File: flow/config.mk
export PLATFORM = sky130hd
export DESIGN_NAME = bfcpu_core
export DESIGN_NICKNAME = bfcpu_core
export VERILOG_FILES = /design/flow/design.v
export SDC_FILE = /design/flow/constraint.sdc
export NUM_CORES = 4
export LEC_CHECK = 0
export CAP_MARGIN = 20
export CORE_MARGIN = 2
export CORE_UTILIZATION = 40
export CTS_CLUSTER_DIAMETER = 383
export CTS_CLUSTER_SIZE = 18
export PLACE_DENSITY_LB_ADDON = 0.2
export SLEW_MARGIN = 20
File: flow/constraint.sdc
create_clock -name core_clock -period 10.0 [get_ports {CLK}]
set_input_delay 2.0000 -clock core_clock [delete_from_list [all_inputs] [get_ports {CLK}]]
set_output_delay 2.0000 -clock core_clock [all_outputs]
set_load 0.01 [all_outputs]
File: flow/design.v
module CPU
(
    input  logic CLK,
    input  logic RES,
    output logic        IF_REQ,
    output logic [15:0] IF_ADDR,
    input  logic [ 3:0] IF_CODE,
    input  logic        IF_RDY,
    output logic        DM_REQ,
    output logic        DM_WRITE,
    output logic [14:0] DM_ADDR,
    output logic [ 7:0] DM_WDATA,
    input  logic [ 7:0] DM_RDATA,
    input  logic        DM_RDY,
    output logic        IO_REQ,
    output logic        IO_WRITE,
    output logic [ 1:0] IO_ADDR,
    output logic [ 7:0] IO_WDATA,
    input  logic [ 7:0] IO_RDATA,
    input  logic        IO_RDY
);
logic slot;
assign slot = IF_RDY & DM_RDY & IO_RDY;
logic        if_do;
logic        if_do_dphase;
logic [15:0] if_addr;  
logic [ 3:0] if_code;
logic [ 3:0] if_code_keep;
assign IF_REQ  = if_do & slot;
assign IF_ADDR = if_addr;
always_ff @(posedge CLK, posedge RES)
begin
    if (RES)
        if_do_dphase <= 1'b0;
    else if (IF_REQ & IF_RDY)
        if_do_dphase <= 1'b1;
    else if (IF_RDY)
        if_do_dphase <= 1'b0;
end
always_ff @(posedge CLK, posedge RES)
begin
    if (RES)
        if_code_keep <= 4'hf;
    else if (if_do_dphase & IF_RDY)
        if_code_keep <= IF_CODE;    
end
assign if_code = (if_do_dphase & IF_RDY)? IF_CODE : if_code_keep;
logic        dr_do;
logic        dr_do_dphase;
logic        dw_do;
logic [14:0] dm_addr;
logic [ 7:0] dw_data;
logic [ 7:0] dr_data;
logic [ 7:0] dr_data_keep;
assign DM_REQ   = (dr_do | dw_do) & slot;
assign DM_WRITE = dw_do;
assign DM_ADDR  = dm_addr;
assign DM_WDATA = dw_data;
always_ff @(posedge CLK, posedge RES)
begin
    if (RES)
        dr_do_dphase <= 1'b0;
    else if (DM_REQ & ~DM_WRITE & DM_RDY)
        dr_do_dphase <= 1'b1;
    else if (DM_RDY)
        dr_do_dphase <= 1'b0;
end
always_ff @(posedge CLK, posedge RES)
begin
    if (RES)
        dr_data_keep <= 8'h00;
    else if (dr_do_dphase & DM_RDY)
        dr_data_keep <= DM_RDATA;    
end
assign dr_data = (dr_do_dphase & DM_RDY)? DM_RDATA : dr_data_keep;
logic       ir_do;
logic       iw_do;
logic       ir_do_dphase;
logic [7:0] iw_data;
logic [7:0] ir_data;
logic [7:0] ir_data_keep;
logic [1:0] io_addr;
always_ff @(posedge CLK, posedge RES)
begin
    if (RES)
        ir_do_dphase <= 1'b0;
    else if (IO_REQ & ~IO_WRITE & IO_RDY)
        ir_do_dphase <= 1'b1;
    else if (slot)
        ir_do_dphase <= 1'b0;
end
assign IO_REQ   = (ir_do | iw_do) & slot;
assign IO_WRITE = iw_do;
assign IO_ADDR  = io_addr;
assign IO_WDATA = iw_data;
always_ff @(posedge CLK, posedge RES)
begin
    if (RES)
        ir_data_keep <= 8'h00;
    else if (ir_do_dphase & IO_RDY)
        ir_data_keep <= IO_RDATA;    
end
assign ir_data = (ir_do_dphase & IO_RDY)? IO_RDATA : ir_data_keep;
logic [15:0] pc;   
logic        pc_clr;
logic        pc_inc;
logic        pc_dec;
logic        pc_inc2;
logic        pc_dec2;
always_ff @(posedge CLK, posedge RES)
begin
    if (RES)
        pc <= 16'h0000;
    else if (pc_clr & slot)
        pc <= 16'h0000;
    else if (pc_inc & slot)
        pc <= pc + 16'h0001;
    else if (pc_dec & slot)
        pc <= pc - 16'h0001;
    else if (pc_inc2 & slot)
        pc <= pc + 16'h0002;
    else if (pc_dec2 & slot)
        pc <= pc - 16'h0002;
end
assign if_addr = pc;
logic [14:0] ptr;  
logic        ptr_clr;
logic        ptr_inc;
logic        ptr_dec;
logic        ptr_end;
always_ff @(posedge CLK, posedge RES)
begin
    if (RES)
        ptr <= 15'h0000;
    else if (ptr_clr & slot)
        ptr <= 15'h0000;
    else if (ptr_inc & slot)
        ptr <= ptr + 15'h0001;
    else if (ptr_dec & slot)
        ptr <= ptr - 15'h0001;
end
assign dm_addr = ptr;
assign ptr_end      = (ptr == 15'h001d);
logic [15:0] indent;
logic        indent_clr;
logic        indent_inc;
logic        indent_dec;
logic        indent_zero;
logic        indent_plus;
always_ff @(posedge CLK, posedge RES)
begin
    if (RES)
        indent <= 16'h0000;
    else if (indent_clr & slot)
        indent <= 16'h0000;
    else if (indent_inc & slot)
        indent <= indent + 16'h0001;
    else if (indent_dec & slot)
        indent <= indent - 16'h0001;
end
assign indent_zero = (indent == 16'h0000);
assign indent_plus = ~indent[15] & (|indent[14:0]);
logic [3:0] alufunc;
logic [7:0] aluinx;
logic [7:0] aluout;
logic       aluzero;
logic       aluinx_dr;
logic       aluinx_ir;
assign aluinx = (aluinx_dr)? dr_data
              : (aluinx_ir)? ir_data
              : 8'h00;
always_comb
begin
    case (alufunc)
        4'h0 : aluout = 8'h00;
        4'h1 : aluout = aluinx;
        4'h2  : aluout = aluinx + 8'h01;
        4'h3  : aluout = aluinx - 8'h01;
        default       : aluout = 8'h00;
    endcase
end
assign aluzero = (aluout == 8'h00);
assign dw_data = aluout;
assign iw_data = aluout;
logic [4:0] state;
logic [4:0] state_next;
logic [3:0] seq;
logic       seq_clr;
logic       seq_inc;
always_ff @(posedge CLK, posedge RES)
begin
    if (RES)
        state <= 5'h00;
    else if (slot)
        state <= state_next;
end
always_ff @(posedge CLK, posedge RES)
begin
    if (RES)
        seq <= 4'h0;
    else if (seq_clr & slot)
        seq <= 4'h0;
    else if (seq_inc & slot)
        seq <= seq + 4'h1;
end
always @*
begin
    state_next = 5'h00;
    seq_clr    = 1'b0;
    seq_inc    = 1'b0;
    if_do   = 1'b0;
    pc_clr  = 1'b0;
    pc_inc  = 1'b0;
    pc_dec  = 1'b0;
    pc_inc2 = 1'b0;
    pc_dec2 = 1'b0;
    ptr_clr = 1'b0;
    ptr_inc = 1'b0;
    ptr_dec = 1'b0;
    dr_do = 1'b0;
    dw_do = 1'b0;
    ir_do = 1'b0;
    iw_do = 1'b0;
    io_addr = 2'b00;
    indent_clr = 1'b0;
    indent_inc = 1'b0;
    indent_dec = 1'b0;
    alufunc   = 4'h0;
    aluinx_dr = 1'b0;
    aluinx_ir = 1'b0;
    casez ({state, seq})
        {5'h00, 4'h0} :
        begin
            pc_clr     = 1'b1;
            ptr_clr    = 1'b1;
            indent_clr = 1'b1;
            seq_inc    = 1'b1;
            state_next = 5'h00;
        end
        {5'h00, 4'h1} :
        begin
            if (ptr_end)
            begin
                dw_do   = 1'b1;
                alufunc = 4'h0;
                ptr_inc = 1'b1;
                seq_inc = 1'b1;
                state_next = 5'h00;
            end
            else
            begin
                dw_do   = 1'b1;
                alufunc = 4'h0;
                ptr_inc = 1'b1;
                state_next = 5'h00;
            end
        end
        {5'h00, 4'h2} :
        begin
            dr_do = 1'b1;
            seq_inc = 1'b1;
            state_next = 5'h00;
        end
        {5'h00, 4'h3} :
        begin
            aluinx_dr = 1'b1;
            alufunc   = 4'h1;
            iw_do = 1'b1;
            io_addr = 2'b10;
            ptr_inc = 1'b1;
            seq_inc = 1'b1;
            state_next = 5'h00;
        end
        {5'h00, 4'h4} :
        begin
            dr_do = 1'b1;
            seq_inc = 1'b1;
            state_next = 5'h00;
        end
        {5'h00, 4'h5} :
        begin
            aluinx_dr = 1'b1;
            alufunc   = 4'h1;
            iw_do = 1'b1;
            io_addr = 2'b11;
            ptr_clr = 1'b1;
            if_do  = 1'b1;
            pc_inc = 1'b1;
            seq_clr    = 1'b1;
            state_next = 5'h01;
        end
        {5'h01, 4'h0} :
        begin
            case (if_code)
                4'h0, 4'h1 :  
                begin
                    ptr_inc = ~if_code[0];
                    ptr_dec =  if_code[0];
                    if_do  = 1'b1;
                    pc_inc = 1'b1;
                    seq_clr    = 1'b1;
                    state_next = 5'h01;
                end
                4'h2, 4'h3 :
                begin
                    dr_do = 1'b1;
                    seq_inc    = 1'b1;
                    state_next = {1'b1, if_code};                
                end
                4'h4 :
                begin
                    dr_do = 1'b1;
                    seq_inc = 1'b1;
                    state_next = 5'h14;
                end
                4'h5 :
                begin
                    ir_do = 1'b1;
                    seq_inc = 1'b1;
                    state_next = 5'h15;
                end
                4'h6, 4'h7 :
                begin
                    dr_do = 1'b1;
                    seq_inc = 1'b1;
                    state_next = {1'b1, if_code};
                end
                4'h8 :
                begin
                    seq_clr = 1'b1;
                    state_next = 5'h00;
                end
                4'hf :
                begin
                    if_do  = 1'b1;
                    pc_inc = 1'b1;
                    seq_clr    = 1'b1;
                    state_next = 5'h01;
                end
                default :  
                begin
                    if_do  = 1'b1;
                    pc_inc = 1'b1;
                    seq_clr    = 1'b1;
                    state_next = 5'h01;
                end
            endcase        
        end        
        {5'h12, 4'h1}, {5'h13, 4'h1} :
        begin
            aluinx_dr = 1'b1;
            alufunc   = state[3:0];
            dw_do = 1'b1;
            if_do  = 1'b1;
            pc_inc = 1'b1;
            seq_clr    = 1'b1;
            state_next = 5'h01;
        end
        {5'h14, 4'h1} :
        begin
            aluinx_dr = 1'b1;
            alufunc   = 4'h1;
            iw_do = 1'b1;
            if_do  = 1'b1;
            pc_inc = 1'b1;
            seq_clr    = 1'b1;
            state_next = 5'h01;
        end
        {5'h15, 4'h1} :
        begin
            dr_do = 1'b1;
            seq_inc = 1'b1;
            state_next = 5'h15;
        end
        {5'h15, 4'h2} :
        begin
            aluinx_ir = 1'b1;
            alufunc   = 4'h1;
            dw_do = 1'b1;
            if_do  = 1'b1;
            pc_inc = 1'b1;
            seq_clr    = 1'b1;
            state_next = 5'h01;
        end
        {5'h16, 4'h1} :
        begin
            aluinx_dr = 1'b1;
            alufunc = 4'h1;
            if (~aluzero)
            begin
                if_do  = 1'b1;
                pc_inc = 1'b1;
                seq_clr    = 1'b1;
                state_next = 5'h01;
            end
            else
            begin
                if_do  = 1'b1;
                pc_inc = 1'b1;
                indent_clr = 1'b1;
                seq_inc = 1'b1;
                state_next = 5'h16;
            end
        end
        {5'h16, 4'h2} :
        begin
            if (indent_zero && (if_code == 4'h7))
            begin
                if_do  = 1'b1;
                pc_inc = 1'b1;
                seq_clr    = 1'b1;
                state_next = 5'h01;
            end
            else if (indent_plus && (if_code == 4'h7))
            begin
                indent_dec = 1'b1;
                if_do  = 1'b1;
                pc_inc = 1'b1;
                state_next = 5'h16;
            end
            else if (if_code == 4'h6)
            begin
                indent_inc = 1'b1;
                if_do  = 1'b1;
                pc_inc = 1'b1;
                state_next = 5'h16;
            end
            else
            begin
                if_do  = 1'b1;
                pc_inc = 1'b1;
                state_next = 5'h16;
            end                    
        end        
        {5'h17, 4'h1} :
        begin
            aluinx_dr = 1'b1;
            alufunc = 4'h1;
            if (aluzero)
            begin
                if_do  = 1'b1;
                pc_inc = 1'b1;
                seq_clr    = 1'b1;
                state_next = 5'h01;
            end
            else
            begin
                pc_dec2 = 1'b1;
                indent_clr = 1'b1;
                seq_inc = 1'b1;
                state_next = 5'h17;
            end
        end
        {5'h17, 4'h2} :
        begin
            if_do  = 1'b1;
            pc_dec = 1'b1;
            seq_inc = 1'b1;
            state_next = 5'h17;
        end
        {5'h17, 4'h3} :
        begin
            if (indent_zero && (if_code == 4'h6))
            begin
                pc_inc2 = 1'b1;
                seq_inc = 1'b1;
                state_next = 5'h17;
            end
            else if (indent_plus && (if_code == 4'h6))
            begin
                indent_dec = 1'b1;
                if_do  = 1'b1;
                pc_dec = 1'b1;
                state_next = 5'h17;
            end
            else if (if_code == 4'h7)
            begin
                indent_inc = 1'b1;
                if_do  = 1'b1;
                pc_dec = 1'b1;
                state_next = 5'h17;
            end
            else
            begin
                if_do  = 1'b1;
                pc_dec = 1'b1;
                state_next = 5'h17;
            end                    
        end        
        {5'h17, 4'h4} :
        begin
            if_do  = 1'b1;
            pc_inc = 1'b1;
            seq_clr    = 1'b1;
            state_next = 5'h01;
        end
        default :  
        begin
            seq_clr    = 1'b1;
            state_next = 5'h00;
        end
    endcase
end
endmodule
module CACHE
(
    input  logic CLK,
    input  logic RES,
    input  logic        IF_REQ,
    input  logic [15:0] IF_ADDR,
    output logic [ 3:0] IF_CODE,
    output logic        IF_RDY,
    input  logic        DM_REQ,
    input  logic        DM_WRITE,
    input  logic [14:0] DM_ADDR,
    input  logic [ 7:0] DM_WDATA,
    output logic [ 7:0] DM_RDATA,
    output logic        DM_RDY,
    output logic        BUS_REQ,
    output logic        BUS_WRITE,
    output logic [15:0] BUS_ADDR,
    output logic [ 7:0] BUS_WDATA,
    input  logic [ 7:0] BUS_RDATA,
    input  logic        BUS_RDY
);
logic if_slot;  
logic [10:0] ic_a0;  
logic [10:0] ic_a1;  
logic [10:0] ic_a2;  
logic [10:0] ic_a3;  
logic [31:0] ic_d0;  
logic [31:0] ic_d1;  
logic [31:0] ic_d2;  
logic [31:0] ic_d3;  
logic        ic_v0;  
logic        ic_v1;  
logic        ic_v2;  
logic        ic_v3;  
logic        if_hit;
logic        if_hit_dphase;
logic [ 4:0] if_hit_dphase_addr;  
assign if_hit = IF_REQ & ic_v0 & (IF_ADDR[4:3] == 2'b00) & (ic_a0 == IF_ADDR[15:5])
              | IF_REQ & ic_v1 & (IF_ADDR[4:3] == 2'b01) & (ic_a1 == IF_ADDR[15:5])
              | IF_REQ & ic_v2 & (IF_ADDR[4:3] == 2'b10) & (ic_a2 == IF_ADDR[15:5])
              | IF_REQ & ic_v3 & (IF_ADDR[4:3] == 2'b11) & (ic_a3 == IF_ADDR[15:5]);
always_ff @(posedge CLK, posedge RES)
begin
    if (RES)
    begin
        if_hit_dphase      <= 1'b0;
        if_hit_dphase_addr <= 5'b00_000;
    end
    else if (if_hit & if_slot)
    begin
        if_hit_dphase      <= 1'b1;
        if_hit_dphase_addr <= IF_ADDR[4:0];
    end
    else if (if_slot)
    begin
        if_hit_dphase      <= 1'b0;
        if_hit_dphase_addr <= 5'b00_000;
    end
end    
logic        if_mis_req;
logic [15:0] if_mis_req_addr;  
logic        if_mis_dphase;
logic [15:0] if_mis_dphase_addr;
logic [31:0] if_mis_dphase_rdata;
assign if_mis_req = IF_REQ & ~if_hit;
assign if_mis_req_addr = {1'b0, IF_ADDR[15:1]};
always_ff @(posedge CLK, posedge RES)
begin
    if (RES)
    begin
        if_mis_dphase      <= 1'b0;
        if_mis_dphase_addr <= 16'h0000;
    end
    else if (if_mis_req & if_slot)
    begin
        if_mis_dphase      <= 1'b1;
        if_mis_dphase_addr <= IF_ADDR[15:0];        
    end
    else if (if_slot)
    begin
        if_mis_dphase      <= 1'b0;
        if_mis_dphase_addr <= 16'h0000;
    end
end
always_ff @(posedge CLK, posedge RES)
begin
    if (RES)
    begin
        ic_v0 <= 1'b0;
        ic_v1 <= 1'b0;
        ic_v2 <= 1'b0;
        ic_v3 <= 1'b0;
    end
    else if (if_mis_req & if_slot & (IF_ADDR[4:3] == 2'b00))
        ic_v0 <= 1'b1;
    else if (if_mis_req & if_slot & (IF_ADDR[4:3] == 2'b01))
        ic_v1 <= 1'b1;
    else if (if_mis_req & if_slot & (IF_ADDR[4:3] == 2'b10))
        ic_v2 <= 1'b1;
    else if (if_mis_req & if_slot & (IF_ADDR[4:3] == 2'b11))
        ic_v3 <= 1'b1;
end
always_ff @(posedge CLK, posedge RES)
begin
    if (RES)
    begin
        ic_a0 <= 11'h000;
        ic_a1 <= 11'h000;
        ic_a2 <= 11'h000;
        ic_a3 <= 11'h000;
    end
    else if (if_mis_req & if_slot & (IF_ADDR[4:3] == 2'b00))
        ic_a0 <= IF_ADDR[15:5];
    else if (if_mis_req & if_slot & (IF_ADDR[4:3] == 2'b01))
        ic_a1 <= IF_ADDR[15:5];
    else if (if_mis_req & if_slot & (IF_ADDR[4:3] == 2'b10))
        ic_a2 <= IF_ADDR[15:5];
    else if (if_mis_req & if_slot & (IF_ADDR[4:3] == 2'b11))
        ic_a3 <= IF_ADDR[15:5];
end
always_ff @(posedge CLK, posedge RES)
begin
    if (RES)
    begin
        ic_d0 <= 32'h00000000;
        ic_d1 <= 32'h00000000;
        ic_d2 <= 32'h00000000;
        ic_d3 <= 32'h00000000;
    end
    else if (if_mis_dphase & if_slot & (if_mis_dphase_addr[4:3] == 2'b00))
        ic_d0 <= if_mis_dphase_rdata;
    else if (if_mis_dphase & if_slot & (if_mis_dphase_addr[4:3] == 2'b01))
        ic_d1 <= if_mis_dphase_rdata;
    else if (if_mis_dphase & if_slot & (if_mis_dphase_addr[4:3] == 2'b10))
        ic_d2 <= if_mis_dphase_rdata;
    else if (if_mis_dphase & if_slot & (if_mis_dphase_addr[4:3] == 2'b11))
        ic_d3 <= if_mis_dphase_rdata;
end
logic [3:0] ic_d0_out;
logic [3:0] ic_d1_out;
logic [3:0] ic_d2_out;
logic [3:0] ic_d3_out;
always @*
begin
    case (if_hit_dphase_addr[2:0])
        3'b000  : ic_d0_out = ic_d0[ 3: 0];
        3'b001  : ic_d0_out = ic_d0[ 7: 4];
        3'b010  : ic_d0_out = ic_d0[11: 8];
        3'b011  : ic_d0_out = ic_d0[15:12];
        3'b100  : ic_d0_out = ic_d0[19:16];
        3'b101  : ic_d0_out = ic_d0[23:20];
        3'b110  : ic_d0_out = ic_d0[27:24];
        3'b111  : ic_d0_out = ic_d0[31:28];
        default : ic_d0_out = 4'b1111;  
    endcase
end
always @*
begin
    case (if_hit_dphase_addr[2:0])
        3'b000  : ic_d1_out = ic_d1[ 3: 0];
        3'b001  : ic_d1_out = ic_d1[ 7: 4];
        3'b010  : ic_d1_out = ic_d1[11: 8];
        3'b011  : ic_d1_out = ic_d1[15:12];
        3'b100  : ic_d1_out = ic_d1[19:16];
        3'b101  : ic_d1_out = ic_d1[23:20];
        3'b110  : ic_d1_out = ic_d1[27:24];
        3'b111  : ic_d1_out = ic_d1[31:28];
        default : ic_d1_out = 4'b1111;  
    endcase
end
always @*
begin
    case (if_hit_dphase_addr[2:0])
        3'b000  : ic_d2_out = ic_d2[ 3: 0];
        3'b001  : ic_d2_out = ic_d2[ 7: 4];
        3'b010  : ic_d2_out = ic_d2[11: 8];
        3'b011  : ic_d2_out = ic_d2[15:12];
        3'b100  : ic_d2_out = ic_d2[19:16];
        3'b101  : ic_d2_out = ic_d2[23:20];
        3'b110  : ic_d2_out = ic_d2[27:24];
        3'b111  : ic_d2_out = ic_d2[31:28];
        default : ic_d2_out = 4'b1111;  
    endcase
end
always @*
begin
    case (if_hit_dphase_addr[2:0])
        3'b000  : ic_d3_out = ic_d3[ 3: 0];
        3'b001  : ic_d3_out = ic_d3[ 7: 4];
        3'b010  : ic_d3_out = ic_d3[11: 8];
        3'b011  : ic_d3_out = ic_d3[15:12];
        3'b100  : ic_d3_out = ic_d3[19:16];
        3'b101  : ic_d3_out = ic_d3[23:20];
        3'b110  : ic_d3_out = ic_d3[27:24];
        3'b111  : ic_d3_out = ic_d3[31:28];
        default : ic_d3_out = 4'b1111;  
    endcase
end
always @*
begin
    if (if_hit_dphase & if_slot)
    begin   
        IF_CODE = (if_hit_dphase_addr[4:3] == 2'b00)? ic_d0_out
                : (if_hit_dphase_addr[4:3] == 2'b01)? ic_d1_out
                : (if_hit_dphase_addr[4:3] == 2'b10)? ic_d2_out
                : (if_hit_dphase_addr[4:3] == 2'b11)? ic_d3_out
                : 4'hf;  
    end
    else if (if_mis_dphase & if_slot)
        IF_CODE = (if_mis_dphase_addr[2:0] == 3'b000)? if_mis_dphase_rdata[ 3: 0]
                : (if_mis_dphase_addr[2:0] == 3'b001)? if_mis_dphase_rdata[ 7: 4]
                : (if_mis_dphase_addr[2:0] == 3'b010)? if_mis_dphase_rdata[11: 8]
                : (if_mis_dphase_addr[2:0] == 3'b011)? if_mis_dphase_rdata[15:12]
                : (if_mis_dphase_addr[2:0] == 3'b100)? if_mis_dphase_rdata[19:16]
                : (if_mis_dphase_addr[2:0] == 3'b101)? if_mis_dphase_rdata[23:20]
                : (if_mis_dphase_addr[2:0] == 3'b110)? if_mis_dphase_rdata[27:24]
                : (if_mis_dphase_addr[2:0] == 3'b111)? if_mis_dphase_rdata[31:28]
                : 4'hf;  
    else
        IF_CODE = 4'hf;  
end
assign IF_RDY = if_slot;
logic dm_slot;  
logic [11:0] dc_a0;  
logic [11:0] dc_a1;  
logic [31:0] dc_d0;  
logic [31:0] dc_d1;  
logic        dc_v0;  
logic        dc_v1;  
logic        dm_hit;
logic        dm_hit_dphase;
logic        dm_hit_dphase_write;
logic [ 2:0] dm_hit_dphase_addr;  
logic [ 7:0] dm_hit_dphase_wdata;
logic [31:0] dm_hit_dphase_update_data0;
logic [31:0] dm_hit_dphase_update_data1;
assign dm_hit = DM_REQ & dc_v0 & ~DM_ADDR[2] & (dc_a0 == DM_ADDR[14:3])
              | DM_REQ & dc_v1 &  DM_ADDR[2] & (dc_a1 == DM_ADDR[14:3]);
always_ff @(posedge CLK, posedge RES)
begin
    if (RES)
    begin
        dm_hit_dphase       <= 1'b0;
        dm_hit_dphase_write <= 1'b0;
        dm_hit_dphase_addr  <= 3'b0_00;
        dm_hit_dphase_wdata <= 8'h00;
    end
    else if (dm_hit & dm_slot)
    begin
        dm_hit_dphase       <= 1'b1;
        dm_hit_dphase_write <= DM_WRITE;
        dm_hit_dphase_addr  <= DM_ADDR[2:0];
        dm_hit_dphase_wdata <= DM_WDATA;
    end
    else if (dm_slot)
    begin
        dm_hit_dphase       <= 1'b0;
        dm_hit_dphase_write <= 1'b0;
        dm_hit_dphase_addr  <= 3'b0_00;
        dm_hit_dphase_wdata <= 8'h00;
    end
end
logic        dm_mis_req;
logic        dm_mis_req_write;
logic [15:0] dm_mis_req_addr;
logic        dm_mis_replace;
logic [15:0] dm_mis_replace_addr;
logic        dm_mis_dphase;
logic [14:0] dm_mis_dphase_addr;
logic        dm_mis_dphase_write;
logic [ 7:0] dm_mis_dphase_wdata;
logic [31:0] dm_mis_dphase_rdata;
logic [31:0] dm_mis_dphase_update_data;
logic [31:0] dm_mis_dphase_writeback_data;
assign dm_mis_req       = DM_REQ & ~dm_hit;
assign dm_mis_req_write = DM_WRITE;
assign dm_mis_req_addr  = {1'b1, DM_ADDR};
assign dm_mis_replace   = dm_mis_req & dc_v0 & ~DM_ADDR[2]
                        | dm_mis_req & dc_v1 &  DM_ADDR[2];    
assign dm_mis_replace_addr = (~DM_ADDR[2])? {1'b1, dc_a0, 1'b0, 2'b00}
                           :                {1'b1, dc_a1, 1'b1, 2'b00};   
always_ff @(posedge CLK, posedge RES)
begin
    if (RES)
    begin
        dm_mis_dphase       <= 1'b0;
        dm_mis_dphase_write <= 1'b0;
        dm_mis_dphase_addr  <= 15'h0000;
        dm_mis_dphase_wdata <= 8'h00;
    end
    else if (dm_mis_req & dm_slot)
    begin
        dm_mis_dphase       <= 1'b1;
        dm_mis_dphase_write <= dm_mis_req_write;
        dm_mis_dphase_addr  <= DM_ADDR;
        dm_mis_dphase_wdata <= DM_WDATA;
    end
    else if (dm_slot)
    begin
        dm_mis_dphase       <= 1'b0;
        dm_mis_dphase_write <= 1'b0;
        dm_mis_dphase_addr  <= 15'h0000;
        dm_mis_dphase_wdata <= 8'h00;
    end
end
always_ff @(posedge CLK, posedge RES)
begin
    if (RES)
    begin
        dc_v0 <= 1'b0;
        dc_v1 <= 1'b0;
    end
    else if (dm_mis_req & dm_slot & ~DM_ADDR[2])
        dc_v0 <= 1'b1;
    else if (dm_mis_req & dm_slot &  DM_ADDR[2])
        dc_v1 <= 1'b1;
end
always_ff @(posedge CLK, posedge RES)
begin
    if (RES)
    begin
        dc_a0 <= 12'h000;
        dc_a1 <= 12'h000;
    end
    else if (dm_mis_req & dm_slot & ~DM_ADDR[2])
        dc_a0 <= DM_ADDR[14:3];
    else if (dm_mis_req & dm_slot &  DM_ADDR[2])
        dc_a1 <= DM_ADDR[14:3];
end
always_ff @(posedge CLK, posedge RES)
begin
    if (RES)
    begin
        dc_d0 <= 32'h00000000;
        dc_d1 <= 32'h00000000;
    end
    else if (dm_hit_dphase & dm_hit_dphase_write & dm_slot & ~dm_hit_dphase_addr[2])
        dc_d0 <= dm_hit_dphase_update_data0;
    else if (dm_hit_dphase & dm_hit_dphase_write & dm_slot &  dm_hit_dphase_addr[2])
        dc_d1 <= dm_hit_dphase_update_data1;
    else if (dm_mis_dphase & dm_mis_dphase_write & dm_slot & ~dm_mis_dphase_addr[2])
        dc_d0 <= dm_mis_dphase_update_data;
    else if (dm_mis_dphase & dm_mis_dphase_write & dm_slot &  dm_mis_dphase_addr[2])
        dc_d1 <= dm_mis_dphase_update_data;
    else if (dm_mis_dphase & dm_slot & ~dm_mis_dphase_addr[2])
        dc_d0 <= dm_mis_dphase_rdata;
    else if (dm_mis_dphase & dm_slot &  dm_mis_dphase_addr[2])
        dc_d1 <= dm_mis_dphase_rdata;
end
always @*
begin
    dm_hit_dphase_update_data0 = dc_d0;  
    if (dm_hit_dphase_addr[1:0] == 2'b00) dm_hit_dphase_update_data0[ 7: 0] = dm_hit_dphase_wdata;
    if (dm_hit_dphase_addr[1:0] == 2'b01) dm_hit_dphase_update_data0[15: 8] = dm_hit_dphase_wdata;
    if (dm_hit_dphase_addr[1:0] == 2'b10) dm_hit_dphase_update_data0[23:16] = dm_hit_dphase_wdata;
    if (dm_hit_dphase_addr[1:0] == 2'b11) dm_hit_dphase_update_data0[31:24] = dm_hit_dphase_wdata;
end
always @*
begin
    dm_hit_dphase_update_data1 = dc_d1;  
    if (dm_hit_dphase_addr[1:0] == 2'b00) dm_hit_dphase_update_data1[ 7: 0] = dm_hit_dphase_wdata;
    if (dm_hit_dphase_addr[1:0] == 2'b01) dm_hit_dphase_update_data1[15: 8] = dm_hit_dphase_wdata;
    if (dm_hit_dphase_addr[1:0] == 2'b10) dm_hit_dphase_update_data1[23:16] = dm_hit_dphase_wdata;
    if (dm_hit_dphase_addr[1:0] == 2'b11) dm_hit_dphase_update_data1[31:24] = dm_hit_dphase_wdata;
end
always @*
begin
    dm_mis_dphase_update_data = dm_mis_dphase_rdata;
    if (dm_mis_dphase_addr[1:0] == 2'b00) dm_mis_dphase_update_data[ 7: 0] = dm_mis_dphase_wdata;
    if (dm_mis_dphase_addr[1:0] == 2'b01) dm_mis_dphase_update_data[15: 8] = dm_mis_dphase_wdata;
    if (dm_mis_dphase_addr[1:0] == 2'b10) dm_mis_dphase_update_data[23:16] = dm_mis_dphase_wdata;
    if (dm_mis_dphase_addr[1:0] == 2'b11) dm_mis_dphase_update_data[31:24] = dm_mis_dphase_wdata;
end
always @*
begin
    if (dm_hit_dphase & ~dm_hit_dphase_write & dm_slot)
        DM_RDATA = (dm_hit_dphase_addr[2:0] == 3'b0_00)? dc_d0[ 7: 0]
                 : (dm_hit_dphase_addr[2:0] == 3'b0_01)? dc_d0[15: 8]
                 : (dm_hit_dphase_addr[2:0] == 3'b0_10)? dc_d0[23:16]
                 : (dm_hit_dphase_addr[2:0] == 3'b0_11)? dc_d0[31:24]
                 : (dm_hit_dphase_addr[2:0] == 3'b1_00)? dc_d1[ 7: 0]
                 : (dm_hit_dphase_addr[2:0] == 3'b1_01)? dc_d1[15: 8]
                 : (dm_hit_dphase_addr[2:0] == 3'b1_10)? dc_d1[23:16]
                 : (dm_hit_dphase_addr[2:0] == 3'b1_11)? dc_d1[31:24]
                 : 8'h00;
    else if (dm_mis_dphase & ~dm_mis_dphase_write & dm_slot)
        DM_RDATA = (dm_mis_dphase_addr[1:0] == 2'b00)? dm_mis_dphase_rdata[ 7: 0]
                 : (dm_mis_dphase_addr[1:0] == 2'b01)? dm_mis_dphase_rdata[15: 8]
                 : (dm_mis_dphase_addr[1:0] == 2'b10)? dm_mis_dphase_rdata[23:16]
                 : (dm_mis_dphase_addr[1:0] == 2'b11)? dm_mis_dphase_rdata[31:24]
                 : 8'h00;
    else
        DM_RDATA = 8'h00;
end
assign dm_mis_dphase_writeback_data
    = (dm_mis_req & dm_hit_dphase & ~dm_mis_req_addr[2] & ~dm_hit_dphase_addr[2])? dm_hit_dphase_update_data0
    : (dm_mis_req & dm_hit_dphase &  dm_mis_req_addr[2] &  dm_hit_dphase_addr[2])? dm_hit_dphase_update_data1
    : (dm_mis_req & ~dm_mis_req_addr[2])? dc_d0
    : (dm_mis_req &  dm_mis_req_addr[2])? dc_d1
    : (dm_mis_dphase                   )? dm_mis_dphase_update_data  
    : 32'h00000000;
assign DM_RDY = dm_slot;
logic        bus_req_inst;
logic        bus_req_data;
logic        bus_req_read;
logic        bus_req_wrte;
logic [15:0] bus_req_addr;
logic        bus_req_repl;
logic [15:0] bus_req_repl_addr;
logic [31:0] bus_req_wdata;
logic        bus_rdy;
logic [31:0] bus_rdy_rdata;
logic        if_mis_req_pend;
logic [15:0] if_mis_req_addr_pend;
assign bus_req_inst = (if_mis_req | if_mis_req_pend) & ~dm_mis_req;  
assign bus_req_data = dm_mis_req;
assign bus_req_read = dm_mis_req & ~dm_mis_req_write;
assign bus_req_wrte = dm_mis_req &  dm_mis_req_write;
assign bus_req_repl = dm_mis_replace;
assign bus_req_addr = (dm_mis_req     )? dm_mis_req_addr
                    : (if_mis_req_pend)? if_mis_req_addr_pend
                    : (if_mis_req     )? if_mis_req_addr
                    : 16'h0000;
assign bus_req_repl_addr = dm_mis_replace_addr;
assign bus_req_wdata = dm_mis_dphase_writeback_data;
assign if_mis_dphase_rdata = bus_rdy_rdata;
assign dm_mis_dphase_rdata = bus_rdy_rdata;
logic        bus_inst;
logic        bus_read;
logic        bus_wrte;
logic        bus_repl;
logic [15:0] bus_repl_addr;
logic [15:0] bus_pend_addr;
logic [31:0] bus_pend_wdata;
logic [31:0] bus_pend_rdata;
logic [ 2:0] bus_count;
logic        bus_count_end;
logic        bus_count_0123;
always_ff @(posedge CLK, posedge RES)
begin
    if (RES)
        bus_count <= 3'b000;
    else if (bus_req_inst & BUS_RDY)
        bus_count <= 3'b101;
    else if ((bus_req_read | bus_req_wrte) &  bus_req_repl & BUS_RDY)
        bus_count <= 3'b001;
    else if ((bus_req_read | bus_req_wrte) & ~bus_req_repl & BUS_RDY)
        bus_count <= 3'b101;
    else if (bus_count_end & BUS_RDY)
        bus_count <= bus_count;
    else if ((|bus_count) & BUS_RDY)
        bus_count <= bus_count + 3'b001;
end
assign bus_count_end  = (bus_count == 3'b000);
assign bus_count_0123 = ~bus_count[2];
always_ff @(posedge CLK, posedge RES)
begin
    if (RES)
        bus_inst <= 1'b0; 
    else if (bus_req_inst & BUS_RDY)
        bus_inst <= 1'b1; 
    else if (bus_count_end & BUS_RDY)
        bus_inst <= 1'b0; 
end
always_ff @(posedge CLK, posedge RES)
begin
    if (RES)
        bus_read <= 1'b0; 
    else if (bus_req_read & BUS_RDY)
        bus_read <= 1'b1; 
    else if (bus_count_end & BUS_RDY)
        bus_read <= 1'b0; 
end
always_ff @(posedge CLK, posedge RES)
begin
    if (RES)
        bus_wrte <= 1'b0; 
    else if (bus_req_wrte & BUS_RDY)
        bus_wrte <= 1'b1; 
    else if (bus_count_end & BUS_RDY)
        bus_wrte <= 1'b0; 
end
always_ff @(posedge CLK, posedge RES)
begin
    if (RES)
    begin
        bus_repl      <= 1'b0; 
        bus_repl_addr <= 16'h0000;
    end
    else if ((bus_req_read | bus_req_wrte) & BUS_RDY)
    begin
        bus_repl      <= bus_req_repl; 
        bus_repl_addr <= bus_req_repl_addr;
    end
    else if (bus_count_end & BUS_RDY)
    begin
        bus_repl      <= 1'b0; 
        bus_repl_addr <= 16'h0000;
    end
end
always_ff @(posedge CLK, posedge RES)
begin
    if (RES)
        bus_pend_addr <= 16'h0000;
    else if ((bus_req_inst | bus_req_read | bus_req_wrte) & BUS_RDY)
        bus_pend_addr <= bus_req_addr;
end
always_ff @(posedge CLK, posedge RES)
begin
    if (RES)
        bus_pend_wdata <= 32'h00000000;
    else if ((bus_req_read | bus_req_wrte) & BUS_RDY)
        bus_pend_wdata <= bus_req_wdata;
end
assign BUS_REQ = bus_req_inst | bus_req_read | bus_req_wrte
               | ((bus_inst | bus_read | bus_wrte) & ~bus_count_end);
assign BUS_WRITE = ((bus_req_read | bus_req_wrte) & bus_req_repl)? 1'b1
                 : (bus_req_inst  | bus_inst                    )? 1'b0
                 : ((bus_read | bus_wrte) & bus_count_0123)? 1'b1
                 : 1'b0;
assign BUS_ADDR
    = ((bus_req_read | bus_req_wrte) & ~bus_req_repl)? {bus_req_addr [15:2]    , 2'b00}
    : ((bus_req_read | bus_req_wrte) &  bus_req_repl)? {bus_req_repl_addr[15:2], 2'b00}
    : (bus_req_inst                                 )? {bus_req_addr[15:2]     , 2'b00}
    : ((bus_read | bus_wrte) & bus_count_0123)? {bus_repl_addr[15:2], bus_count[1:0]}
    : ((bus_read | bus_wrte)                 )? {bus_pend_addr[15:2], bus_count[1:0]}
    : (bus_inst                              )? {bus_pend_addr[15:2], bus_count[1:0]}
    : 16'h0000;
always @*
begin
    if (bus_req_read | bus_req_wrte)
    begin
        BUS_WDATA = bus_req_wdata[7:0];
    end
    else if (bus_read | bus_wrte)
    begin
        BUS_WDATA = (bus_count == 3'b001)? bus_pend_wdata[15: 8]
                  : (bus_count == 3'b010)? bus_pend_wdata[23:16]
                  : (bus_count == 3'b011)? bus_pend_wdata[31:24]
                  : 8'h00;
    end
    else
    begin
        BUS_WDATA = 8'h00;
    end
end
always_ff @(posedge CLK, posedge RES)
begin
    if (RES)
        bus_pend_rdata <= 32'h00000000;
    else if (bus_inst & BUS_RDY)
    begin
        if (bus_count == 3'b101)
            bus_pend_rdata[ 7: 0] <= BUS_RDATA;
        else if (bus_count == 3'b110)
            bus_pend_rdata[15: 8] <= BUS_RDATA;
        else if (bus_count == 3'b111)
            bus_pend_rdata[23:16] <= BUS_RDATA;
        else if (bus_count == 3'b000)
            bus_pend_rdata[31:24] <= BUS_RDATA;
    end
    else if ((bus_read | bus_wrte) & BUS_RDY)
    begin
        if (bus_count == 3'b101)
            bus_pend_rdata[ 7: 0] <= BUS_RDATA;
        else if (bus_count == 3'b110)
            bus_pend_rdata[15: 8] <= BUS_RDATA;
        else if (bus_count == 3'b111)
            bus_pend_rdata[23:16] <= BUS_RDATA;
        else if (bus_count == 3'b000)
            bus_pend_rdata[31:24] <= BUS_RDATA;
    end
end
assign bus_rdy = bus_count_end & BUS_RDY;
assign bus_rdy_rdata = {BUS_RDATA, bus_pend_rdata[23:0]};
always_ff @(posedge CLK, posedge RES)
begin
    if (RES)
    begin
        if_mis_req_pend      <= 1'b0;
        if_mis_req_addr_pend <= 16'h0000;
    end
    else if (if_mis_req & dm_mis_req & bus_rdy)
    begin
        if_mis_req_pend      <= if_mis_req;
        if_mis_req_addr_pend <= if_mis_req_addr;
    end
    else if (if_mis_req_pend & ~dm_mis_req & bus_rdy)
    begin
        if_mis_req_pend      <= 1'b0;
        if_mis_req_addr_pend <= 16'h0000;
    end
end
assign if_slot = bus_rdy & ~if_mis_req_pend;
assign dm_slot = bus_rdy | dm_hit_dphase;
endmodule
module bfcpu_core
(
    input  logic CLK,
    input  logic RES_N,
    output logic        BUS_REQ,
    output logic        BUS_WRITE,
    output logic [15:0] BUS_ADDR,
    output logic [ 7:0] BUS_WDATA,
    input  logic [ 7:0] BUS_RDATA,
    input  logic        BUS_RDY,
    output logic        IO_REQ,
    output logic        IO_WRITE,
    output logic [ 1:0] IO_ADDR,
    output logic [ 7:0] IO_WDATA,
    input  logic [ 7:0] IO_RDATA,
    input  logic        IO_RDY
);
logic        if_req;
logic [15:0] if_addr;
logic [ 3:0] if_code;
logic        if_rdy;
logic        dm_req;
logic        dm_write;
logic [14:0] dm_addr;
logic [ 7:0] dm_wdata;
logic [ 7:0] dm_rdata;
logic        dm_rdy;
CPU U_CPU
(
    .CLK (CLK),
    .RES (~RES_N),
    .IF_REQ  (if_req),
    .IF_ADDR (if_addr),
    .IF_CODE (if_code),
    .IF_RDY  (if_rdy),
    .DM_REQ   (dm_req),
    .DM_WRITE (dm_write),
    .DM_ADDR  (dm_addr),
    .DM_WDATA (dm_wdata),
    .DM_RDATA (dm_rdata),
    .DM_RDY   (dm_rdy),
    .IO_REQ   (IO_REQ),
    .IO_WRITE (IO_WRITE),
    .IO_ADDR  (IO_ADDR),
    .IO_WDATA (IO_WDATA),
    .IO_RDATA (IO_RDATA),
    .IO_RDY   (IO_RDY)
);
CACHE U_CACHE
(
    .CLK (CLK),
    .RES (~RES_N),
    .IF_REQ  (if_req),
    .IF_ADDR (if_addr),
    .IF_CODE (if_code),
    .IF_RDY  (if_rdy),
    .DM_REQ   (dm_req),
    .DM_WRITE (dm_write),
    .DM_ADDR  (dm_addr),
    .DM_WDATA (dm_wdata),
    .DM_RDATA (dm_rdata),
    .DM_RDY   (dm_rdy),
    .BUS_REQ   (BUS_REQ),
    .BUS_WRITE (BUS_WRITE),
    .BUS_ADDR  (BUS_ADDR),
    .BUS_WDATA (BUS_WDATA),
    .BUS_RDATA (BUS_RDATA),
    .BUS_RDY   (BUS_RDY)
);
endmodule
File: flow/run.sh
#!/bin/bash
# the make line also repeats each setting of config.mk as NAME=value (left out here)
make -C /OpenROAD-flow-scripts/flow DESIGN_CONFIG=/design/flow/config.mk WORK_HOME=/design/flow/orfs CLKGATE_MAP_FILE= finish
==> results of run 1 <==
[routing by layer]
| layer | vias to the layer above | global-route usage, % | routed length (um) |
|---|---|---|---|
| met1 | 12100 | 35.3 | 42600 |
| met5 | - | 0 | 40 |
| li1 | 10500 | - | - |
| met3 | 173 | 3.68 | 6230 |
| met2 | 836 | 41.7 | 45400 |
| met4 | 6 | 7.81 | 3370 |
[layout make-up]
| type | instances | share of cell area [%] |
|---|---|---|
| multi-input cells | 2107 | 50.7 |
| flip-flops and latches | 479 | 37.8 |
| repair buffers | 142 | 3.82 |
| well taps | 959 | 3.78 |
| clock buffers | 54 | 2.65 |
| inverters | 97 | 1.15 |
| clock inverters | 2 | 0.0789 |
| diodes | 1 | 0.00789 |
[per-stage QoR]
step	cells	total power, mW	hold WS [ns]	utilization, %	cell area [um2]
3_3_place_gp	3784	4.75	0.448	42.3	30900
3_5_place_dp	3784	4.78	0.452	42.3	30900
6_report	3841	6.08	0.475	43.5	31700
2_1_floorplan	2911	3.96	0.434	-	29500
4_1_cts	3840	6.08	0.476	43.5	31700
5_1_grt	3840	6.41	0.491	43.5	31700
==> notes.md, run 1 <==
Latest figures from synthesis and place and route.

The skew report gives the latency at the later pin of the worst-skew pair as ~0.64 ns. The net switching fraction of the power is 41.4%. The floorplan step set the die height to ~280 um. Setup repair after global routing left no endpoint under its margin. The first detailed-routing pass ran for 7 iterations. Of the total synthesized cell area, the portion taken by XOR and XNOR cells is 3.52%. Averaged over all synthesized cells, the footprint is 10.1 um2.

Before CTS, the worst setup slack after placement is 0.412 ns. For this run, the total global-route usage over all layers was measured as 25.6%. The share of total power dissipated in combinational logic is 37.8%. Power spread over the standard cell area amounts to 192 nW/um2. In this run, post-CTS hold repair placed 0 buffers.

The time the worst path needs with I/O delays and setup is 9.67 ns. The clock network power is between 1 and 1.5 mW. The cell with the most instances after synthesis is sky130_fd_sc_hd__dfrtp_1. Among the non-sequential cells, multiplexers take the most area. The highest clock rate is 103 MHz.

The startpoint of the worst-slack reg-to-reg timing path is U_CACHE.if_hit_dphase_addr[1]. The stage-log warning count is 34. The initial antenna violation count was 4. The HPWL after detailed placement is 70.1 mm.

For this run, the slowest stage of the critical path takes 0.90 ns. The worst setup path is launched from a primary input. By area the synthesized netlist is led by sky130_fd_sc_hd__dfrtp_1 40%, sky130_fd_sc_hd__mux2_2 8.8%, sky130_fd_sc_hd__mux2i_1 6.8%.

During placement, the flow inserted port buffers numbering 57. At the pin with the least slew margin, the transition time is approximately 1.2 ns. The report puts the cell count of the worst reg-to-reg path at 21.

The Yosys step of the flow raised 2 warnings. Measured against the total synthesized area, the mux share comes to 18.9%. After clock tree synthesis, the repair step resized 0 gates. The and-or/or-and share of the synthesized area is 16.4%. The global-route wire length before repair is 149 mm. The data arrival time of the worst path is 7.67 ns. The number of hold violations in the final report is 0. The net switching component of the power is ~2.5 mW. The number of cells traversed by the worst hold path is 1. In this run, flip-flops and latches consume 40.9% of the power. The post-synthesis cell type count is roughly 120. Per the synth stats, the flop cell with the highest instance count is sky130_fd_sc_hd__dfrtp_1. Compared with the post-synthesis result, the final layout area differs by 7.69%. The count of H-tree levels built during CTS is 1. The simple-gate share of the synthesized area is 12.9%. The cell seen most often among critical-path stages is sky130_fd_sc_hd__clkdlybuf4s50_1. The kind of capture point of the worst setup path is an output port. The detailed-route DRC error count is 0. The layout report lists the multi-input gate area as 16100 um2. The share of async-settable or async-resettable flops after synthesis is 100%. The total overflow reported by the global router is 0.

Summed over all sequential cells, the power is 2.49 mW. The clock-pin slew on the worst setup and hold paths is 0.09 ns. The worst hold path begins at U_CACHE.ic_v0. The area used by sequential logic in the layout is between 10000 and 15000 um2.

Along the worst path, the maximum fanout reaches 12. Entering global routing, the biggest net connects 84 pins. The number of global-route vias before repair is 23600.

All stages included, the depth of the critical timing path comes to 19. The internal power of the cells totals 3.56 mW. OpenROAD reports that the post-layout worst path occupies 96.7% of the period.

The tree is rooted in a sky130_fd_sc_hd__clkbuf_16. The cell with the biggest individual delay on the critical path is sky130_fd_sc_hd__nor3_2. The starting density of the core is 40.4%. The worst-case clock buffer depth is 3. Yosys reports a chip area of 29500 um2. The largest vdd supply drop is approximately 0.17 mV.

The worst-case setup margin in the final layout is ~0.33 ns. The share of power burned in the clock network is 21.3%. The horizontal die dimension reported for this design is 275 um. Across all checked pins, the minimum headroom to the slew limit is between 20 and 25%. The worst reg-to-reg setup slack is 2.30 ns. Per the timing report, the most critical flop-to-flop path finishes at U_CPU.pc[15]. The classification of the worst-slack hold path is flip-flop to flip-flop. The post-route setup TNS is 0 ns. The number of cell rows is 99. The capture point of the critical path is BUS_ADDR[8]. The routability congestion estimate is approximately 0.95.

Counting flops with a built-in enable in the synthesized netlist gives 0. The start point of the critical path is BUS_RDY. For this design, the sink count on the clock tree is 479. The cell taking the most area after synthesis is sky130_fd_sc_hd__dfrtp_1. The total count of max-transition violations in the final report is 0. Clock skew on the completed layout was measured at about 0.045 ns. On the critical path the largest part of the delay comes from AND-OR/OR-AND gates.

The terminating pin of the worst hold path is U_CACHE.ic_v0. The clock tree from TritonCTS is built. The number of cells in the yosys synthesis report is 2911. At the worst endpoint, the required time is 8.00 ns. The number of setup violations in the final report is 0.

The area enclosed by the die boundary is 75900 um2. The synthesized netlist handed to floorplanning was reported with a cell count of 2911. The core box area is 73000 um2. Of all power groups, the one with the highest power is registers.

The report lists the cells along the critical path as clkdlybuf4s50_1 > and3b_1 > o21ai_2 > o221ai_1 > o22ai_2 > inv_1 > fa_1 > a211oi_1 > o21bai_1 > a21oi_1 > xor2_1 > o221ai_2 > nor3_1 > nand4b_2 > o21ai_4 > o21a_4 > nor3_2 > a221o_1 > clkdlybuf4s50_1. The share of synthesized area in the top cell type comes to 40.3%. The number of post-CTS setup repair buffers is 0. The flip-flop and latch count after synthesis is 479. The total wire length is ~98 mm. Per the post-synthesis report, the nets total 2993.

The number of vias in the routed layout is 23700. The fill cell instance count of the final layout is ~6900. The number of buffers inserted during clock tree synthesis is 30. The run finished with no timing, DRC or antenna violations. Counting instances in the post-synthesis netlist gives the leading cell types as 475 x sky130_fd_sc_hd__dfrtp_1, 242 x sky130_fd_sc_hd__nand2_1, 230 x sky130_fd_sc_hd__mux2_2, 219 x sky130_fd_sc_hd__nor2_1, 200 x sky130_fd_sc_hd__mux2i_1. The wire length per cell is 25.4 um. The max-cap violation count is 0. For this run, the detailed router reports a per-instance via density of ~6.2. Of the synthesized area, sequential elements account for 40.7%. The synthesized netlist occupies a cell area of 29500 um2. According to the finish report, the design has a final net count of 2939. Once detail routing completed, the nets flagged for antenna violations numbered 0.

By startpoint and endpoint, the worst setup path is classified as primary input to output port. The script extracted a total leakage power of 14.4 nW. The I/O pin total is 58.

Summed over all combinational cells, the power is about 2.3 mW. The critical path contains buffers and inverters numbering 3 combined. The synthesized-area fraction occupied by adder cells is 2.73%. Detailed-route iteration 0 reported a violation count of 2499.
==> run 2: changes to the inputs <==
Settings changed: CORE_ASPECT_RATIO set to 0.92, CORE_UTILIZATION 40 to 71, CTS_CLUSTER_DIAMETER 383 to unset, CTS_CLUSTER_SIZE 18 to 45, GPL_ROUTABILITY_DRIVEN set to 1, MAX_ROUTING_LAYER set to met4, MIN_ROUTING_LAYER set to met1, PLACE_DENSITY_LB_ADDON 0.2 to 0.23, SETUP_SLACK_MARGIN set to 2.26, SLEW_MARGIN 20 to 40.
Clock period 10.0 ns to 7.69 ns, I/O delays scaled along.
==> run 2 against run 1 <==
  * Still clean on timing, DRC and antenna
  * Cell count shrank 5.0%
  * Sequential power grew 41%
  * Register-to-register slack lost 1.2 ns
  * Die area shrank 43%
  * Synthesized area is the same
  * Setup slack gained 0.19 ns
  * Flip-flop count is the same
  * First-iteration DRC count grew 120%
  * Clock-buffer cell count grew 16
  * Hold slack gained 0.0028 ns
  * Clock skew grew 0.011 ns
  * Via count grew 21%
  * Highest routed layer is now met4
==> notes.md, run 2 <==
Latest figures from synthesis and place and route.

The synthesized-area fraction occupied by xor and xnor cells is 3.52% (unchanged). The detailed-route DRC error count came to 0 (unchanged). The number of sinks handled by clock tree synthesis was 479 (unchanged). The largest clock skew in the final design is 0.0561 ns (+0.0107 ns). The hold slack is 0.478 ns (+0.00284 ns). The pin count of the biggest net entering global routing is 103 (+23%). The largest share of the power goes to combinational logic.

The capture point of the critical path is BUS_ADDR[7]. The stage-log warning count is 40 (+18%). The area share of the leading cell type in the synthesized netlist was 40.3% (unchanged).

The antenna violation net count after detailed routing was 0 (unchanged). The number of hold violations in the final report came to 0 (unchanged). The synthesized-area fraction occupied by adder cells is 2.73% (unchanged). The maximum single-stage delay on the critical path was 0.91 ns (about the same). The total number of cells along the worst setup path came to 17 (-2). For this run, the leading register cell type out of synthesis is sky130_fd_sc_hd__dfrtp_1. The overall die width was 216 um (-21%). Traced cell by cell, the critical path runs through nor4bb_1 > and3_1 > ha_4 > buf_4 > a21oi_2 > nor2_1 > nor3_1 > nor2_1 > a311o_1 > nor3_4 > nand4b_4 > o21ai_4 > o21a_4 > nor3_4 > buf_12 > a221o_1 > buf_2. The number of cells in the yosys synthesis report is 2911 (unchanged). Of all cell types, the one taking the most synthesized area is sky130_fd_sc_hd__dfrtp_1.

The power consumed by combinational cells came to 3.99 mW (+73%). The synthesis report lists the most area-consuming cells as sky130_fd_sc_hd__dfrtp_1 40%, sky130_fd_sc_hd__mux2_2 8.8%, sky130_fd_sc_hd__mux2i_1 6.8%. The count of cells along the worst register-to-register path came to 22 (+4.8%). The share of async-settable or async-resettable flops after synthesis came to 100% (unchanged). The cell count after synthesis is 2911 (unchanged). The number of global-route vias before repair was 27500 (+17%). The global-route wire length before repair came to 168 mm (+13%).

The max-cap violation count is 0 (unchanged). The flow ran to the end and the layout has no timing, DRC or antenna violations. The power consumption was 10.1 mW (+66%). The number of buffers inserted during clock tree synthesis was 49 (+63%). The latest clock arrival within the worst-skew pair was 0.66 ns (+0.02 ns). Per the CTS log, the root buffer master is sky130_fd_sc_hd__clkbuf_16. The mux contribution to synthesized area was 18.9% (unchanged). The post-cts hold buffer count was 0 (unchanged). The post-route setup TNS came to 0 ns (unchanged). The DRC marker count from the first detailed-route iteration is 5531 (+120%). The kind of capture point of the worst setup path is an output port. The all-layer global routing usage is 53.4% (+28 points).

The clock tree from TritonCTS is built. The signed area change from the synthesized netlist to the final layout is 18.3%. The I/O pin total is 58 (unchanged). The highest fanout seen on the critical path came to 12 (unchanged). The clock network power came to 2.60 mW (+100%). The clock-pin slew on the worst setup and hold paths is 0.07 ns (-0.02 ns). The startpoint of the worst-slack reg-to-reg timing path is U_CACHE.if_hit_dphase_addr[1].

The cell with the most instances after synthesis is sky130_fd_sc_hd__dfrtp_1. The count of H-tree levels built during CTS is 2 (+1). The wire length per cell is 33.0 um (+30%). The count of flip-flops with a built-in enable after synthesis is 0 (unchanged).

The mapped cell area came to 29500 um2 (unchanged). The share of power burned in the clock network is 25.8% (+4.5 points). The path with the worst hold slack has its endpoint at U_CACHE.bus_repl_addr[15]. The critical path starts at U_CPU.state[1]. The leakage dissipation is 16.2 nW (+12%). The number of setup violations in the final report is 0 (unchanged).

The total overflow reported by the global router was 0 (unchanged). The HPWL after detailed placement is 69.4 mm (-0.96%). The height of the chip was 199 um (-28%).

The worst reg-to-reg setup slack was 1.08 ns (-1.22 ns). The net count entering floorplan is 2993 (unchanged). The area enclosed by the die boundary is 43200 um2 (-43%).

The total buffers and inverters traversed by the critical path was 3 (unchanged). The number of cell rows came to 71 (-28%). The critical path data required time is 6.15 ns (-1.85 ns). The starting density of the core is 72.0% (+32 points). The fill cell instance count of the final layout is 1990 (-71%). The chip area estimate from yosys synthesis is 29500 um2 (unchanged). The post-route clock period utilization came to 93.2% (-3.5 points). Setup repair after global routing could not meet its margin everywhere. The worst-case clock buffer depth is 3 (unchanged).

The relative slew slack is 32.2% (+9.5 points). The highest clock rate this design can be run at is 140 MHz. The average via count per standard cell is 7.89 (+28%). The simple-gate share of the synthesized area came to 12.9% (unchanged). The largest delay contributor family on the critical path is simple AND/OR/NAND/NOR gates.

The data arrival time of the worst path was 5.63 ns (-2.04 ns). The time the worst path needs with I/O delays and setup is approximately 7.2 ns. The tally of buffers added on design ports is 57 (unchanged).

The total count of max-transition violations in the final report is 0 (unchanged). The count of warnings emitted by yosys came to 2 (unchanged). The total wire length came to 120 mm (+23%). The launching element type of the critical path is a flip-flop.

Among all stages on the critical path, the largest delay is contributed by sky130_fd_sc_hd__nor4bb_1. The logic gate share of total power was 39.4% (+1.6 points). The flip-flop and latch count after synthesis is 479 (unchanged). The share of synthesized area occupied by flip-flops and latches is 40.7% (unchanged). The net switching fraction of the power is 42.7% (+1.2 points). The number of nets in the final layout is 3139 (+6.8%). The type of the worst setup path is flip-flop to output port.

The slew at the pin closest to its max-slew limit is 1.00 ns (-0.147 ns). The number of vias in the routed layout is 28800 (+21%). Among the non-sequential cells, multiplexers take the most area. The sequential share of power came to 34.8% (-6.1 points). The core box area came to 41000 um2 (-44%). The classification of the worst-slack hold path is flip-flop to flip-flop.

The routability congestion estimate was 1.03 (+9.2%). The number of cells traversed by the worst hold path is 2 (+1). The post-synthesis cell type count came to 115 (unchanged).

The per-instance average area after synthesis was 10.1 um2 (unchanged). The worst flop-to-flop path endpoint is U_CPU.pc[15]. The number of detailed-routing iterations run before antenna repair is 14 (+7). The net switching component of the power is 4.31 mW (+71%).

The internal power contribution came to 5.80 mW (+63%). The power density over the cells is 290 nW/um2 (+51%). The initial antenna violation count is 2 (-2). The synthesis run shows the most used standard cells to be 475 x sky130_fd_sc_hd__dfrtp_1, 242 x sky130_fd_sc_hd__nand2_1, 230 x sky130_fd_sc_hd__mux2_2, 219 x sky130_fd_sc_hd__nor2_1, 200 x sky130_fd_sc_hd__mux2i_1. The and-or/or-and share of the synthesized area is 16.4% (unchanged). The origin of the worst min-delay path is U_CACHE.bus_repl_addr[15]. The power attributed to sequential cells came to 3.52 mW (+41%). The largest vdd supply drop is 0.307 mV (+78%).
run 2: timing repair:
action,in CTS,in global routing
pin swaps,96,86
resized,284,111
buffers inserted,103,54
cloned,2,0
setup endpoints to repair,151,137
run 2: cell type report:
cell class | instances | area [um2] | area share [%]
antenna | 4 | 10.0 | 0.0287
clock buffer | 70 | 1440 | 4.12
clock inverter | 22 | 226 | 0.650
inverter | 97 | 380 | 1.09
multi-input combinational | 2107 | 17300 | 49.6
sequential | 479 | 12000 | 34.5
tap | 547 | 684 | 1.96
timing repair buffer | 323 | 2800 | 8.04
run 2: metrics by stage:
stage	instances	utilization, %	cell area (um2)	worst slack [ns]
after floorplan	2911	-	29800	0.989
after global placement	3389	75.2	30800	-0.0466
after detailed placement	3394	75.5	30900	-0.104
after CTS	3591	82.8	33900	0.716
after global routing	3647	85.1	34900	0.447
final	3649	85.1	34900	0.523
run 2: layer usage:
layer / part of all wire [%] / up-vias / track usage (%)
li1: - / 11000 / -
met1: 33 / 13600 / 65.5
met2: 42 / 3040 / 78.1
met3: 15 / 1128 / 16.2
met4: 9.9 / 0 / 32.9
met5: 0 / - / -
==> run 3: changes to the inputs <==
Settings changed: CELL_PAD_IN_SITES_DETAIL_PLACEMENT set to 1, CELL_PAD_IN_SITES_GLOBAL_PLACEMENT set to 0, CORE_ASPECT_RATIO 0.92 to unset, CORE_UTILIZATION 71 to 58, CTS_CLUSTER_SIZE 45 to unset, GPL_ROUTABILITY_DRIVEN 1 to unset, PLACE_DENSITY_LB_ADDON 0.23 to 0.25, SETUP_SLACK_MARGIN 2.26 to -0.25, SLEW_MARGIN 40 to 35.
Clock period 7.69 ns to 5.49 ns, I/O delays scaled along.
==> run 3 against run 2 <==
  * The flow now stops in global routing (5_1_grt)
  * Synthesized area unchanged
  * Synthesized cell count unchanged
  * Die area increased by 22%
==> notes.md, run 3 <==
Update from the flow run.

The height of the chip was 229 um (+15%). The post-synthesis cell type count is 115 (unchanged). The and-or/or-and share of the synthesized area is 16.4% (unchanged). The area enclosed by the die boundary is 52600 um2 (+22%). The most instantiated flip-flop cell in the synthesis netlist is sky130_fd_sc_hd__dfrtp_1. The net count entering floorplan came to 2993 (unchanged). The cell count after synthesis is 2911 (unchanged). The share of synthesized area occupied by flip-flops and latches came to 40.7% (unchanged). The tool reported: "[ERROR GRT-0116] Global routing finished with congestion. Check the congestion regions in the DRC Viewer".

The starting density of the core was 58.7% (-13 points). The I/O pin total was 58 (unchanged). The total overflow reported by the global router is 11. The area share of the leading cell type in the synthesized netlist is 40.3% (unchanged). The chip area estimate from yosys synthesis is 29500 um2 (unchanged). The worst-case clock buffer depth is 3 (unchanged). The synthesized-area fraction occupied by adder cells is 2.73% (unchanged). The number of cell rows is 82 (+15%). The share of async-settable or async-resettable flops after synthesis came to 100% (unchanged).

The core box area is 50200 um2 (+23%). The clock root buffer is sky130_fd_sc_hd__clkbuf_16. It got as far as global routing (5_1_grt) and failed there. The count of warnings emitted by yosys was 2 (unchanged).

The tally of buffers added on design ports is 57 (unchanged). The mapped cell area was 29500 um2 (unchanged). The overall die width is 229 um (+6.0%). The cell taking the most area after synthesis is sky130_fd_sc_hd__dfrtp_1.

The HPWL after detailed placement is 94.1 mm (+36%). The post-cts hold buffer count came to 0 (unchanged). In the synthesized netlist, the cells that appear most often are 475 x sky130_fd_sc_hd__dfrtp_1, 242 x sky130_fd_sc_hd__nand2_1, 230 x sky130_fd_sc_hd__mux2_2, 219 x sky130_fd_sc_hd__nor2_1, 200 x sky130_fd_sc_hd__mux2i_1. The flow did not finish. Yosys instantiated no cell more often than sky130_fd_sc_hd__dfrtp_1.

For this run, the total global-route usage over all layers was measured as 78.1%. The main combinational cell family by area after synthesis is multiplexers. The routability congestion estimate is 0.998 (-3.5%). The main area contributors are sky130_fd_sc_hd__dfrtp_1 40%, sky130_fd_sc_hd__mux2_2 8.8%, sky130_fd_sc_hd__mux2i_1 6.8%. The number of sinks handled by clock tree synthesis is 479 (unchanged).

The synthesized-area fraction occupied by xor and xnor cells is 3.52% (unchanged). The flip-flop and latch count after synthesis is 479 (unchanged). The number of placed cells counting well taps is 3888 (+15%). The count of H-tree levels built during CTS is 2 (unchanged). The simple-gate share of the synthesized area was 12.9% (unchanged). The number of cells in the yosys synthesis report is 2911 (unchanged). The number of buffers inserted during clock tree synthesis is 54 (+10%). The mux contribution to synthesized area is 18.9% (unchanged). The per-instance average area after synthesis is 10.1 um2 (unchanged). The count of flip-flops with a built-in enable after synthesis was 0 (unchanged).
## run 3: timing repair
| item | CTS |
|---|---|
| buffers inserted | 49 |
| gates resized | 235 |
| pin swaps | 58 |
| setup endpoints to repair | 58 |
| hold endpoints to repair | 0 |
## run 3: through the flow
step | area (um2) | power (mW) | hold slack, ns | util (%) | setup slack (ns)
2_1_floorplan | 29600 | 7.25 | 0.434 | - | -0.427
3_3_place_gp | 33700 | 9.33 | 0.449 | 67.2 | -1.63
3_5_place_dp | 33700 | 9.88 | 0.453 | 67.2 | -1.91
4_1_cts | 36300 | 14.5 | 0.468 | 72.4 | -0.878
## run 3: metal layers
metal / GRT usage [%] / GRT overflow
met5: - / -
met4: 79.2 / 7
met3: 57.5 / 4
met2: 94.7 / 0
met1: 76.7 / 0
==> run 4: changes to the inputs <==
Settings changed: ABC_AREA set to 1, CELL_PAD_IN_SITES_DETAIL_PLACEMENT 1 to unset, CELL_PAD_IN_SITES_GLOBAL_PLACEMENT 0 to unset, CORE_UTILIZATION 58 to 72, CTS_CLUSTER_DIAMETER set to 28, CTS_CLUSTER_SIZE set to 45, HOLD_SLACK_MARGIN set to -0.08, MIN_ROUTING_LAYER met1 to unset, PLACE_DENSITY_LB_ADDON 0.25 to 0.26, SETUP_SLACK_MARGIN -0.25 to 0.15, SLEW_MARGIN 35 to 20.
Clock period 5.49 ns to 5.41 ns, I/O delays scaled along.
==> run 4 against run 3 <==
  * The flow again stops in global routing (5_1_grt)
  * Synthesized cell count increased by 39%
  * Die area fell by 18%
  * Synthesized area up 1.1%
==> notes.md, run 4 <==
Update from the flow run.

The flow did not finish. The flow stopped in global routing (5_1_grt). The first error in the log reads "[ERROR GRT-0232] Routing congestion too high. Check the congestion heatmap in the GUI".

The mux contribution to synthesized area was 0.298% (-19 points). The net count entering floorplan is 4131 (+38%). The post-synthesis cell type count is 71 (-38%).

The core box area is 40800 um2 (-19%). The flip-flop and latch count after synthesis was 479 (unchanged). The total cell area at the placement stage is 32900 um2 (-2.5%).

The HPWL after detailed placement is 73.0 mm (-22%). The synthesized-area fraction occupied by adder cells is 2.70% (-0.030 points). The number of cells in the yosys synthesis report came to 4049 (+39%). The overall die width is 207 um (-9.6%). The area enclosed by the die boundary is 43000 um2 (-18%). The area share of the leading cell type in the synthesized netlist was 39.9% (-0.44 points). Per the GRT congestion report, total overflow comes to 1996. The main combinational cell family by area after synthesis is simple AND/OR/NAND/NOR gates. For reference, the top cells by area after synthesis are sky130_fd_sc_hd__dfrtp_1 40%, sky130_fd_sc_hd__nand2_1 14%, sky130_fd_sc_hd__o21ai_0 6.6%. The most frequently used library cell after synthesis is sky130_fd_sc_hd__nand2_1.

Per the synth stats, the flop cell with the highest instance count is sky130_fd_sc_hd__dfrtp_1. The chip area estimate from yosys synthesis is 29800 um2 (+1.1%). The tally of buffers added on design ports was 57 (unchanged). The number of placed cells counting well taps is 4758 (+22%).

sky130_fd_sc_hd__dfrtp_1 takes more of the synthesized area than any other cell. The simple-gate share of the synthesized area is 26.4% (+13 points). The number of sinks handled by clock tree synthesis is 479 (unchanged).

The per-instance average area after synthesis is 7.36 um2 (-27%). The cell count after synthesis is 4049 (+39%). The count of warnings emitted by yosys came to 2 (unchanged).

The clock root buffer is sky130_fd_sc_hd__clkbuf_16. The height of the chip is 207 um (-9.6%). The mapped cell area is 29800 um2 (+1.1%). The share of synthesized area occupied by flip-flops and latches is 40.2% (-0.44 points). The and-or/or-and share of the synthesized area is 19.2% (+2.8 points). The count of H-tree levels built during CTS is 3 (+1). The number of buffers inserted during clock tree synthesis is 110 (+100%).

For reference, the top cells by count after synthesis are 1102 x sky130_fd_sc_hd__nand2_1, 475 x sky130_fd_sc_hd__dfrtp_1, 395 x sky130_fd_sc_hd__o21ai_0, 394 x sky130_fd_sc_hd__inv_1, 235 x sky130_fd_sc_hd__a21oi_1. The number of cell rows was 74 (-9.8%). The routability congestion estimate is 1.09 (+9.0%). The share of async-settable or async-resettable flops after synthesis is 100% (unchanged). The count of flip-flops with a built-in enable after synthesis came to 0 (unchanged). The I/O pin total is 58 (unchanged). The synthesized-area fraction occupied by xor and xnor cells is 2.53% (-1.0 points). The worst-case clock buffer depth came to 3 (unchanged).

The global routing report lists combined usage of all routing layers as 98.7%. The starting density of the core is 73.0% (+14 points).
==> run 4: per-stage QoR <==
| step | util, % | worst slack (ns) |
|---|---|---|
| 3_5_place_dp | 80.5 | -1.17 |
| 2_1_floorplan | - | 0.154 |
| 4_1_cts | 92.1 | -0.510 |
| 3_3_place_gp | 80.4 | -1.08 |
==> run 4: timing repair <==
| action | CTS |
|---|---|
| pin swaps | 28 |
| cloned | 3 |
| buffers inserted | 65 |
| setup endpoints to repair | 42 |
| hold buffers | 0 |
| gates resized | 160 |
==> run 4: metal layers <==
metal	overflow	global-route usage, %
met3	108	84.8
met1	70	92.6
met4	500	105
met5	-	-
met2	1318	113
Power figures rest on the tool's default switching activity, not on a simulated workload.
